Design processor_main, start of the top module:
module processor_main(
		input  clk, reset_n,                       
		input  [31:0] dmem_datain, 
		input  [31:0] imem_data,                   
		output [31:0] dmem_addr, dmem_dataout, PC,
		output dmem_rw, io_rw
   );
	reg [31:0] PFD_PC, PDE_PC, PEM_PC, PMW_PC, PFD_INST, PDE_IMM, PDE_RS1, PDE_RS2, PEM_RS2, PEM_PCADDIMM, PMW_PCADDIMM, PEM_ALUOUT, 
				  PEM_CALOUT, PMW_CALOUT, PMW_DOUT;				  
	reg [2:0] PDE_F3;
	reg PDE_F7, PDE_CTRL_MEMWRITE, PEM_CTRL_MEMWRITE, PDE_CTRL_REGWRITE, PEM_CTRL_REGWRITE, PMW_CTRL_REGWRITE, PDE_CTRL_ALUSRC, 
		 PDE_CRTL_IMMTOREG, PEM_BRANCHFLAG, PFD_TAKENFLAG, PDE_TAKENFLAG, PEM_TAKENFLAG;
	reg [1:0] PDE_CTRL_ALUOP, PDE_CTRL_BRANCH, PDE_CTRL_REGWRITESEL, PEM_CTRL_BRANCH, PEM_CTRL_REGWRITESEL, PMW_CTRL_REGWRITESEL;
	reg [4:0] PDE_RDA, PEM_RDA, PMW_RDA;
	wire STALL, PFD_FLUSH, PDE_FLUSH, TAKENFLAG;
	assign PC = PFD_PC;
	wire ALU_BRANCHFLAG, ALU_BRANCHFLAG_int;	
	assign ALU_BRANCHFLAG = (PEM_PC == 32'b0) ? 1'b0 : ALU_BRANCHFLAG_int;
   wire [31:0] next_instruction, PCADD4;     
   wire [31:0] inst;                 
	wire [31:0] data_rs1;
	wire [31:0] data_rs2, ALU_OUT, PCADDIMM;
	wire [31:0] REALBRANCH;
	assign REALBRANCH = ({(PDE_CTRL_BRANCH[1] & ALU_BRANCHFLAG), PDE_CTRL_BRANCH[0]} == 2'b00) ? PDE_PC :
							  ({(PDE_CTRL_BRANCH[1] & ALU_BRANCHFLAG), PDE_CTRL_BRANCH[0]} == 2'b01) ? PDE_PC :
							  ({(PDE_CTRL_BRANCH[1] & ALU_BRANCHFLAG), PDE_CTRL_BRANCH[0]} == 2'b10) ? ALU_OUT : PCADDIMM;
	add pcadd4(.A(PFD_PC), .B(32'd4), .CIN(1'b0), .OF(), .SUM(PCADD4));
	wire [31:0] NEXTPREDICTED;
	assign NEXTPREDICTED = PCADD4;	 
	assign TAKENFLAG = 1'b0;  
	assign next_instruction = (ALU_BRANCHFLAG ^ PDE_TAKENFLAG) ? REALBRANCH : NEXTPREDICTED;
  ...
For scale: ~8800 cells after synthesis, roughly 1500 flip-flops, roughly 160 I/O pins, ~80000 µm² of cells after synthesis.
clock: 5.97 ns
lec_check: 0
abc_area: 1
cap_margin: 20
core_margin: 2
core_utilization: 72
cts_cluster_diameter: 366
cts_cluster_size: 10
place_density: 0.4
slew_margin: 20
run.sh (not shown) runs the stock make flow with config.mk's settings and CLKGATE_MAP_FILE=.
The first run aborted during 5_1_grt.
Then changed:
ABC_AREA = default   (was 1)
CORE_UTILIZATION = 9   (was 72)
CTS_CLUSTER_DIAMETER = default   (was 366)
CTS_CLUSTER_SIZE = default   (was 10)
PLACE_DENSITY = default   (was 0.4)
clock period = 17.5 ns   (was 5.97 ns; I/O delays follow)
Now the flow ran to the end with no violations.
Synthesized cell count falls by well over a third.
Area after synthesis came out lower by a few percent.
Die size increases to 7.7 times its value.
Then changed:
CORE_UTILIZATION = 56   (was 9)
clock period = 10.2 ns   (was 17.5 ns; I/O delays follow)
Outcome: Non-clock buffer count drops by 2; utilization climbs by 55 points; setup slack gets worse by 5.1 ns; register-to-register slack gets worse by 5.1 ns; clock-buffer cell count drops by 18; global-route usage climbs by 34 points; power climbs by 71%.
Then changed:
CORE_UTILIZATION = 40   (was 56)
clock period = 10.7 ns   (was 10.2 ns; I/O delays follow)
=> Maximum frequency is about the same; wire length goes up by a few percent; clock-buffer cell count goes up by 2; die size goes up by well over a third; global-route usage goes down by 11 points; synthesized area stays the same; sequential power goes down by a few percent; core utilization goes down by 18 points; clock power goes down by a few percent.
Then changed:
ABC_AREA = 1   (was default)
CORE_UTILIZATION = 68   (was 40)
CTS_CLUSTER_SIZE = 98   (was default)
clock period = 5.91 ns   (was 10.7 ns; I/O delays follow)
What happened: With this change the flow did not get past 5_1_grt with GRT-0116; die size came out lower by 40%; synthesized cell count is higher by 71%; synthesized area grows by 2.2%.
Then changed:
ABC_AREA = default   (was 1)
CORE_UTILIZATION = 51   (was 68)
CTS_CLUSTER_SIZE = default   (was 98)
clock period = 5.74 ns   (was 5.91 ns; I/O delays follow)
With this change the flow reached the layout checks and failed them: setup timing.
Synthesized area drops by 2.1%.
Die size climbs by 30%.
Synthesized cell count drops by 42%.


Setup of red:
processor_main again, from the RTL that the note above started with.
Settings: LEC_CHECK=0, CAP_MARGIN=20, CORE_MARGIN=2, CORE_UTILIZATION=70, CTS_CLUSTER_DIAMETER=34, CTS_CLUSTER_SIZE=21, MAX_ROUTING_LAYER=met4, SETUP_SLACK_MARGIN=0.99, SLEW_MARGIN=20; clock period 7.11 ns.
Tool error GRT-0116 stopped red during global routing; no final results.
Edits applied to the flow inputs when going from red to blue:
Settings: a deleted SETUP_SLACK_MARGIN that had been 0.99; a deleted CTS_CLUSTER_DIAMETER that had been 34; a change of CORE_UTILIZATION from 70 to 65; a deleted CTS_CLUSTER_SIZE that had been 21; a deleted MAX_ROUTING_LAYER that had been met4; a change of the clock period (ns, I/O delays scaled along) from 7.11 to 7.3.
## What came out
blue did not finish; a tool error ended it in global routing. Delta (blue minus red): cell area after placement up 0.56%, number of buffers added by the clock tree synthesis step down 53. Diff red -> blue | area inside the core boundary | increase of 0.0088 sq mm. The deepest level of the CTS H-tree of blue and that of red are within noise of each other. The overall chip area in red is 0.929 times that in blue. Compare blue and red | final weighted congestion of routability-driven global placement higher: red. blue vs. red: total number of placement rows saw an increase, sum of net half-perimeters after detailed placement saw little to no change.
#### Input delta (green over blue)
Settings: setting SETUP_SLACK_MARGIN to 2.27 for the first time; changing CORE_UTILIZATION from 65 to 40; changing the clock period (ns, I/O delays scaled along) from 7.3 to 10.2.
==> comparison <==
No stage failed in green, and the final checks on the layout all came back clean. On green: setup fix buffers added after clock tree synthesis is 29 higher than what blue gave. Comparing green and blue, number of gates given a new drive strength after cts is lower on blue. green vs blue: placer's final routability congestion estimate down by a few percent. Re area share of and-or/or-and cells after synthesis: no difference whatsoever between green and blue. Die size: green exceeds blue. Placed cell area (green over blue): decrease, 0.75%. Number of core rows for green: 34 up relative to blue.
What orange does differently from green at the input level:
Settings: changing CORE_UTILIZATION from 40 to 66; changing SETUP_SLACK_MARGIN from 2.27 to 1.46; setting CTS_CLUSTER_SIZE to 53 for the first time; changing the clock period (ns, I/O delays scaled along) from 10.2 to 5.67.
==> results <==
- In the summary table, orange is marked failed, with error GRT-0116 raised in global routing.
- Area of the core region for orange: 39% down relative to green
- Measured against green, the number of standard-cell rows in the floorplan of orange comes out at 0.78 times the reference value.
- Placed standard-cell area, orange and green, lower one = green.
- green -> orange: synthesized cell count delta 0, exact match
- As far as depth of the CTS H-tree goes, orange and green are indistinguishable; the numbers are identical.
- As far as chip area from the yosys synthesis statistics goes, green and orange are indistinguishable; the numbers are identical.
- Compared with green, orange shows die outline height lower by 98 um.
- Looking at placer congestion estimate across orange and green, the one that comes out higher is orange.
- | die size | orange vs green | better |


Starting RTL as in the previous note.
## processor_main
module processor_main(
		input  clk, reset_n,                       
		input  [31:0] dmem_datain, 
		input  [31:0] imem_data,                   
		output [31:0] dmem_addr, dmem_dataout, PC,
		output dmem_rw, io_rw
   );
clock: 5.71 ns
lec_check: 0
cap_margin: 20
core_aspect_ratio: 1.16
core_margin: 2
core_utilization: 66
cts_cluster_size: 58
place_density_lb_addon: 0.01
setup_slack_margin: 1.61
slew_margin: 20
tns_end_percent: 95
The starting point never finished: it broke off in 5_1_grt.
Next try:
--- a/flow/config.mk
+++ b/flow/config.mk
@@ -9 +8,0 @@
-export CORE_ASPECT_RATIO = 1.16
@@ -11,4 +10,2 @@
-export CORE_UTILIZATION = 66
-export CTS_CLUSTER_SIZE = 58
-export PLACE_DENSITY_LB_ADDON = 0.01
-export SETUP_SLACK_MARGIN = 1.61
+export CORE_UTILIZATION = 70
+export CTS_CLUSTER_SIZE = 35
@@ -16 +12,0 @@
-export TNS_END_PERCENT = 95
==> flow/constraint.sdc (replaced) <==
create_clock -name core_clock -period 5.7 [get_ports {clk}]
set_input_delay 1.1400 -clock core_clock [delete_from_list [all_inputs] [get_ports {clk}]]
set_output_delay 1.1400 -clock core_clock [all_outputs]
set_load 0.01 [all_outputs]
The changed run never finished: it broke off in 5_1_grt; synthesized cell count does not change; die size decreases by a few percent; area after synthesis is unchanged.
Next try:
--- a/flow/config.mk
+++ b/flow/config.mk
@@ -10,2 +10 @@
-export CORE_UTILIZATION = 70
-export CTS_CLUSTER_SIZE = 35
+export CORE_UTILIZATION = 40
==> flow/constraint.sdc (replaced) <==
create_clock -name core_clock -period 10.2 [get_ports {clk}]
set_input_delay 2.0400 -clock core_clock [delete_from_list [all_inputs] [get_ports {clk}]]
set_output_delay 2.0400 -clock core_clock [all_outputs]
set_load 0.01 [all_outputs]
Now the flow went through all stages and came out clean. Die size climbs by 74%. Area after synthesis is unchanged. Synthesized cell count does not change.


Setup of v2:
processor_main again, from the RTL that the note above started with.
Settings: LEC_CHECK=0, ABC_AREA=1, CAP_MARGIN=20, CORE_MARGIN=2, CORE_UTILIZATION=72, CTS_CLUSTER_DIAMETER=366, CTS_CLUSTER_SIZE=95, PLACE_DENSITY=0.4, SETUP_SLACK_MARGIN=1.07, SLEW_MARGIN=20, TNS_END_PERCENT=5; clock period 5.97 ns.
FAIL v2 @ 5_1_grt: tool exited with error
[inputs] v50 vs v2
- clearing CTS_CLUSTER_SIZE, which used to be 95
- clearing TNS_END_PERCENT, which used to be 5
- clearing ABC_AREA, which used to be 1
- clearing PLACE_DENSITY, which used to be 0.4
- clearing SETUP_SLACK_MARGIN, which used to be 1.07
- clearing CTS_CLUSTER_DIAMETER, which used to be 366
- swapping 72 for 40 in CORE_UTILIZATION
- swapping 5.97 for 11.0 in the clock period (ns, I/O delays scaled along)
### Flow results
v50: all stages complete, timing, DRC and antenna checks passed
Chip area sits higher in v50 than in v2.
Area of the placeable core grows by more than half when moving from v2 to v50.
Relative to v2, v50 improves cell area after technology mapping.
The lower number of cells produced by synthesis came out of v50.
Comparing v2 and v50, the lower yosys synthesis chip area is on v50.
The run showing the smaller post-placement setup slack is v2.
Of v2 and v50, the run reporting the lower total placed instance area was v50.
Relative to v2, fraction of the mapped netlist area in simple logic gates decreased by 9.1 points in v50.
From v2 to v50 the numbers moved as follows: distinct cell type count after synthesis now sits higher, number of standard-cell rows in the floorplan picked up an extra 40.
The following lists how v23 was set up differently from v50:
- putting HOLD_SLACK_MARGIN at 0.28 where nothing was set
- putting CTS_CLUSTER_SIZE at 42 where nothing was set
- swapping 40 for 65 in CORE_UTILIZATION
- swapping 11.0 for 5.7 in the clock period (ns, I/O delays scaled along)
==> results <==
- v23 vs v50: number of post-CTS setup repair buffers up
- Distinct cell type count after synthesis: v23 vs v50, no meaningful difference
- v23 got as far as 5_1_grt, where a tool error ended the run.
- [compare] base=v50 new=v23: placement-stage cell area grew by 5.0%, initial core utilization grew by 25 points, die area shrank by about 40%.
The inputs of v58 differ from those of v23 as listed below.
- HOLD_SLACK_MARGIN removed (was 0.28)
- CORE_UTILIZATION changed from 65 to 66
- CTS_CLUSTER_DIAMETER newly set to 227
- the clock period (ns, I/O delays scaled along) changed from 5.7 to 5.67
Findings:
Comparing v58 against v23, there is no change at all in cell count listed in synth_stat.txt.
v58 did not finish: a tool error stopped it during 5_1_grt.
Of v23 and v58, v23 shows the higher number of buffers created by CTS, with v58 below it.
The run showing the greater overall chip area is v23.
The lower H-tree depth of v23 and v58 is in v58.
Pre-placement core utilization was higher in v58 than in v23.


wip/amber:
processor_main again, from the RTL that the note above started with.
==> flow/config.mk <==
export PLATFORM = sky130hd
export DESIGN_NAME = processor_main
export DESIGN_NICKNAME = processor_main
export VERILOG_FILES = /design/flow/design.v
export SDC_FILE = /design/flow/constraint.sdc
export NUM_CORES = 4
export LEC_CHECK = 0
export ABC_AREA = 0
export CAP_MARGIN = 20
export CORE_MARGIN = 2
export CORE_UTILIZATION = 52
export CTS_CLUSTER_SIZE = 36
export MAX_ROUTING_LAYER = met5
export MIN_ROUTING_LAYER = met1
export PLACE_DENSITY = 0.49
export SETUP_SLACK_MARGIN = 0.34
export SLEW_MARGIN = 15
export TNS_END_PERCENT = 100
==> flow/constraint.sdc <==
create_clock -name core_clock -period 7.82 [get_ports {clk}]
set_input_delay 1.5640 -clock core_clock [delete_from_list [all_inputs] [get_ports {clk}]]
set_output_delay 1.5640 -clock core_clock [all_outputs]
set_load 0.01 [all_outputs]
wip/amber went all the way through synthesis, placement and routing and the layout is clean on timing, DRC and antenna.
What wip/yarrow does differently from wip/amber at the input level:
Settings: TNS_END_PERCENT: 100 -> 45; PLACE_DENSITY: 0.49 -> unset; CORE_UTILIZATION: 52 -> 40; ABC_AREA: 0 -> unset; CTS_CLUSTER_SIZE: 36 -> unset; SETUP_SLACK_MARGIN: 0.34 -> unset; SLEW_MARGIN: 15 -> 40; MIN_ROUTING_LAYER: met1 -> unset; MAX_ROUTING_LAYER: met5 -> unset; the clock period (ns, I/O delays scaled along): 7.82 -> 11.0.
==> comparison <==
- Compared with wip/amber, wip/yarrow shows first-pass GRT wire length higher by about 1.2%.
- On combinational gate area, wip/amber and wip/yarrow are basically level.
- Against wip/amber as the reference, wip/yarrow delivers a higher total number of tap cells.
- Summary of wip/yarrow over wip/amber: weighted congestion reported at the end of routability-driven placement now sits lower, critical path data arrival time up 2540 ps, hold slack down 3.8 ps.
The inputs of wip/tundra differ from those of wip/yarrow as listed below.
Settings: CAP_MARGIN changed from 20 to 25; CORE_UTILIZATION changed from 40 to 23; SETUP_SLACK_MARGIN newly set to -0.58; CORE_ASPECT_RATIO newly set to 1.34.
--- outcome ---
wip/tundra closes out successfully: all stages finished, all timing, DRC and antenna checks passed. Looking at wire length the detailed router placed on met1 across wip/yarrow and wip/tundra, the one that comes out lower is wip/tundra. Between wip/yarrow and wip/tundra, the flow reports fill cell instance count of the final layout increasing by more than 100%. On final routed wirelength across all metal layers, wip/tundra does worse than wip/yarrow. wip/yarrow -> wip/tundra: non-clock buffer count increased by a few percent.
Modified inputs, wip/garnet compared to wip/tundra
Settings: putting HOLD_SLACK_MARGIN at 0.01 where nothing was set; swapping 23 for 34 in CORE_UTILIZATION; putting PLACE_DENSITY at 0.68 where nothing was set; putting MAX_ROUTING_LAYER at met5 where nothing was set.
Results
- For wip/tundra, the destination of the critical timing path was PFD_PC[26]$_DFF_PN0_, unlike wip/garnet, where it was PDE_RS1[31]$_DFF_PN0_.
- In the flow results for wip/garnet and wip/tundra, the floorplan utilization is smaller on wip/tundra.
- In terms of post-synthesis cell type count, wip/garnet and wip/tundra differ only marginally.
- Compare wip/garnet and wip/tundra | minimum clock period after layout higher: wip/tundra
- Of wip/garnet and wip/tundra, wip/tundra shows the lower utilization, with wip/garnet above it.
The following lists how wip/pepper was set up differently from wip/garnet:
Settings: SETUP_SLACK_MARGIN no longer set, was -0.58; CAP_MARGIN now 35, was 25; CORE_UTILIZATION now 32, was 34; PLACE_DENSITY_LB_ADDON now 0.03, previously not set; HOLD_SLACK_MARGIN no longer set, was 0.01; GPL_TIMING_DRIVEN now 1, previously not set; CORE_ASPECT_RATIO no longer set, was 1.34; TNS_END_PERCENT no longer set, was 45; PLACE_DENSITY no longer set, was 0.68; GPL_ROUTABILITY_DRIVEN now 1, previously not set; CTS_CLUSTER_SIZE now 85, previously not set; the clock period (ns, I/O delays scaled along) now 12.3, was 11.0.
==> results <==
Delta (wip/pepper minus wip/garnet): post-CTS setup repair buffer count was more or less identical, share of total power in combinational logic went down by 0.4 points, post-route minimum period went up by 810 ps.
Comparing worst-case register-to-register setup slack for wip/garnet and wip/pepper, the smaller number came from wip/garnet.
Compared with wip/garnet, wip/pepper instantiates a larger number of cells.
[compare] base=wip/garnet new=wip/pepper: total power moved down; first-pass iteration count of the detailed router moved up; critical-path maximum fanout moved down; final cycle utilization of the critical path moved down.
What wip/xenon does differently from wip/pepper at the input level:
Settings: GPL_ROUTABILITY_DRIVEN removed (was 1); ABC_AREA newly set to 1; CAP_MARGIN changed from 35 to 20; CTS_CLUSTER_DIAMETER newly set to 366; SLEW_MARGIN changed from 40 to 20; GPL_TIMING_DRIVEN removed (was 1); MAX_ROUTING_LAYER removed (was met5); CTS_CLUSTER_SIZE changed from 85 to 10; CORE_UTILIZATION changed from 32 to 72; the clock period (ns, I/O delays scaled along) changed from 12.3 to 5.97.
Results
What ended wip/xenon was a tool error in global routing (5_1_grt); the run never finished.
Per the comparison of wip/xenon with wip/pepper, post-cts repair resize count up 179, number of distinct library cell variants in the gate-level netlist after synthesis decreased by 36 relative to the old numbers.
Power is estimated from default activity; no workload was simulated.
